==> run a <==
==> flow/design.v <==
module cordic(clk, angle, sine, cosine);
  input clk;
  input signed [31:0] angle;  
  output signed [15:0] sine;  
  output signed [15:0] cosine;
  reg signed [15:0] x [0:12];
  reg signed [15:0] y [0:12];
  reg signed [31:0] z [0:12];
  parameter scaling_factor = 19896;  
  wire [1:0] sector;
  assign sector = angle[31:30];
  assign sine = y[12];
  assign cosine = x[12];
  wire signed [31:0] theta [0:12];
  assign theta [ 0] = 'h20000000;   
  assign theta [ 1] = 'h12E4051D;   
  assign theta [ 2] = 'h9FB385B;    
  assign theta [ 3] = 'h51111D4;    
  assign theta [ 4] = 'h28B0D43;    
  assign theta [ 5] = 'h145D7E1;    
  assign theta [ 6] = 'hA2F61E;     
  assign theta [ 7] = 'h517C55;     
  assign theta [ 8] = 'h28BE53;     
  assign theta [ 9] = 'h145F2E;     
  assign theta [10] = 'hA2F98;      
  assign theta [11] = 'h517CC;      
  assign theta [12] = 'h28BE6;      
  always @(posedge clk)
  begin 
    if (sector == 2'b00) begin
	  x[0] <= scaling_factor;
      y[0] <= 0;
      z[0] <= angle;      
    end
    else if  (sector == 2'b11) begin
	  x[0] <= scaling_factor;
      y[0] <= 0;
      z[0] <= angle;      
    end      
    else if (sector == 2'b01) begin
      x[0] <= -0;
      y[0] <= scaling_factor;
      z[0] <= {2'b00,angle[29:0]};      
    end
    else if (sector == 2'b10) begin
      x[0] <= 0;
      y[0] <= -scaling_factor;
      z[0] <= {2'b11,angle[29:0]};
    end
  end
  genvar i;
  generate
    for (i=0; i<13; i=i+1)
      begin
        wire sgn; 
	assign sgn = z[i][31];  
	wire signed [15:0] xnew, ynew;
        assign xnew = x[i] >>> i;  
        assign ynew = y[i] >>> i;
        always @(posedge clk)
          begin
            if (sgn==1)
              begin
                x[i+1] <= x[i]+ynew;
                y[i+1] <= y[i]-xnew;
                z[i+1] <= z[i]+theta[i];
              end
            else
              begin
                x[i+1] <= x[i]-ynew;
                y[i+1] <= y[i]+xnew;
                z[i+1] <= z[i]-theta[i];
              end
          end
      end
  endgenerate
endmodule
==> flow/run.sh <==
#!/bin/bash
# the make line also repeats each setting of config.mk as NAME=value (left out here)
make -C /OpenROAD-flow-scripts/flow DESIGN_CONFIG=/design/flow/config.mk WORK_HOME=/design/flow/orfs CLKGATE_MAP_FILE= finish
==> flow/config.mk <==
export PLATFORM = sky130hd
export DESIGN_NAME = cordic
export DESIGN_NICKNAME = cordic
export VERILOG_FILES = /design/flow/design.v
export SDC_FILE = /design/flow/constraint.sdc
export NUM_CORES = 4
export LEC_CHECK = 0
export CAP_MARGIN = 5
export CORE_MARGIN = 2
export CORE_UTILIZATION = 72
export CTS_CLUSTER_DIAMETER = 147
export PLACE_DENSITY = 0.63
export SETUP_SLACK_MARGIN = 0.49
export SLEW_MARGIN = 20
==> flow/constraint.sdc <==
create_clock -name core_clock -period 3.43 [get_ports {clk}]
set_input_delay 0.6860 -clock core_clock [delete_from_list [all_inputs] [get_ports {clk}]]
set_output_delay 0.6860 -clock core_clock [all_outputs]
set_load 0.01 [all_outputs]
==> inputs of run b, as changes to run a <==
==> flow/config.mk (replaced) <==
export PLATFORM = sky130hd
export DESIGN_NAME = cordic
export DESIGN_NICKNAME = cordic
export VERILOG_FILES = /design/flow/design.v
export SDC_FILE = /design/flow/constraint.sdc
export NUM_CORES = 4
export LEC_CHECK = 0
export ABC_AREA = 1
export CAP_MARGIN = 20
export CORE_ASPECT_RATIO = 1.12
export CORE_MARGIN = 2
export CORE_UTILIZATION = 72
export CTS_CLUSTER_DIAMETER = 49
export CTS_CLUSTER_SIZE = 10
export PLACE_DENSITY_LB_ADDON = 0.08
export SETUP_SLACK_MARGIN = 0.31
export SLEW_MARGIN = 20
export TNS_END_PERCENT = 5
==> flow/constraint.sdc (replaced) <==
create_clock -name core_clock -period 1.03 [get_ports {clk}]
set_input_delay 0.2060 -clock core_clock [delete_from_list [all_inputs] [get_ports {clk}]]
set_output_delay 0.2060 -clock core_clock [all_outputs]
set_load 0.01 [all_outputs]
==> qor summary <==
quantity                                                run b                       run a
Cell Type Count                                            52                          83
Syn nets                                                9,941                       5,921
Die width                                              275 um                      258 um
Summed standard-cell area reported by yosys        59,200 um2                  46,600 um2
Outcome                                        did not finish  complete, but fails checks
Failing step                                          4_1_cts                           -
Layout check failures                                       -        negative setup slack
Simple-Gate Area Share                                  33.0%                       11.7%
Portion of netlist area occupied by mux cells         0.0338%                       1.05%
Average footprint of a synthesized cell              6.45 um2                    9.04 um2
Cell row count                                            111                          93
DIE AREA                                           84,600 um2                  66,800 um2
Post-DP HPWL                                       165,000 um                   76,600 um
Gate count of the mapped netlist                        9,176                       5,156
Synth Area in XOR/XNOR                                  8.23%                       13.4%

---

==> v19 <==
RTL: the design.v shown in full above, as it stands there.
Settings: LEC_CHECK=0, CAP_MARGIN=10, CORE_MARGIN=2, CORE_UTILIZATION=72, CTS_CLUSTER_DIAMETER=147, PLACE_DENSITY=0.63, SETUP_SLACK_MARGIN=0.49, SLEW_MARGIN=20; clock period 3.43 ns.
run.sh (not shown) runs the stock make flow with config.mk's settings and CLKGATE_MAP_FILE=.
==> v34: changes against v19 <==
- CAP_MARGIN: 10 -> 20
- CORE_UTILIZATION: 72 -> 40
- CTS_CLUSTER_DIAMETER: 147 -> default
- PLACE_DENSITY: 0.63 -> default
- SETUP_SLACK_MARGIN: 0.49 -> default
==> flow/constraint.sdc (replaced) <==
create_clock -name core_clock -period 3.41 [get_ports {clk}]
set_input_delay 0.6820 -clock core_clock [delete_from_list [all_inputs] [get_ports {clk}]]
set_output_delay 0.6820 -clock core_clock [all_outputs]
set_load 0.01 [all_outputs]
==> v33: changes against v19 <==
- ABC_AREA: default -> 1
- CAP_MARGIN: 10 -> 40
- CTS_CLUSTER_DIAMETER: 147 -> default
- CTS_CLUSTER_SIZE: default -> 10
- HOLD_SLACK_MARGIN: default -> 0.3
- PLACE_DENSITY: 0.63 -> 0.42
- SETUP_SLACK_MARGIN: 0.49 -> default
==> flow/constraint.sdc (replaced) <==
create_clock -name core_clock -period 2.59 [get_ports {clk}]
set_input_delay 0.5180 -clock core_clock [delete_from_list [all_inputs] [get_ports {clk}]]
set_output_delay 0.5180 -clock core_clock [all_outputs]
set_load 0.01 [all_outputs]
==> comparison table <==
                                                         v34              v19              v33
Outcome                             timing/DRC/antenna clean  failed layout checks  failed layout checks
Violated checks                                            -     setup timing     setup timing
Terminus of the critical flop-to-flop path          z[4][29]        x[12][11]         y[9][15]
Synth unique cells                                        83               83               52
Clock buf/inv share                                   0.0529           0.0447           0.0370
Placed Instance Area                              50400 um^2       49800 um^2       62000 um^2
Area of combinational cells with multiple inputs  31300 um^2       35200 um^2       40600 um^2
Xor and xnor fraction of the mapped netlist area       0.134            0.134           0.0823
Drt via density                                         5.05             6.68             5.70
Yosys Chip Area                                   46600 um^2       46600 um^2       59200 um^2
Total antenna diodes in the routed design                  0                0                1
Area added between synthesis and finish                14.9%            27.7%            12.1%
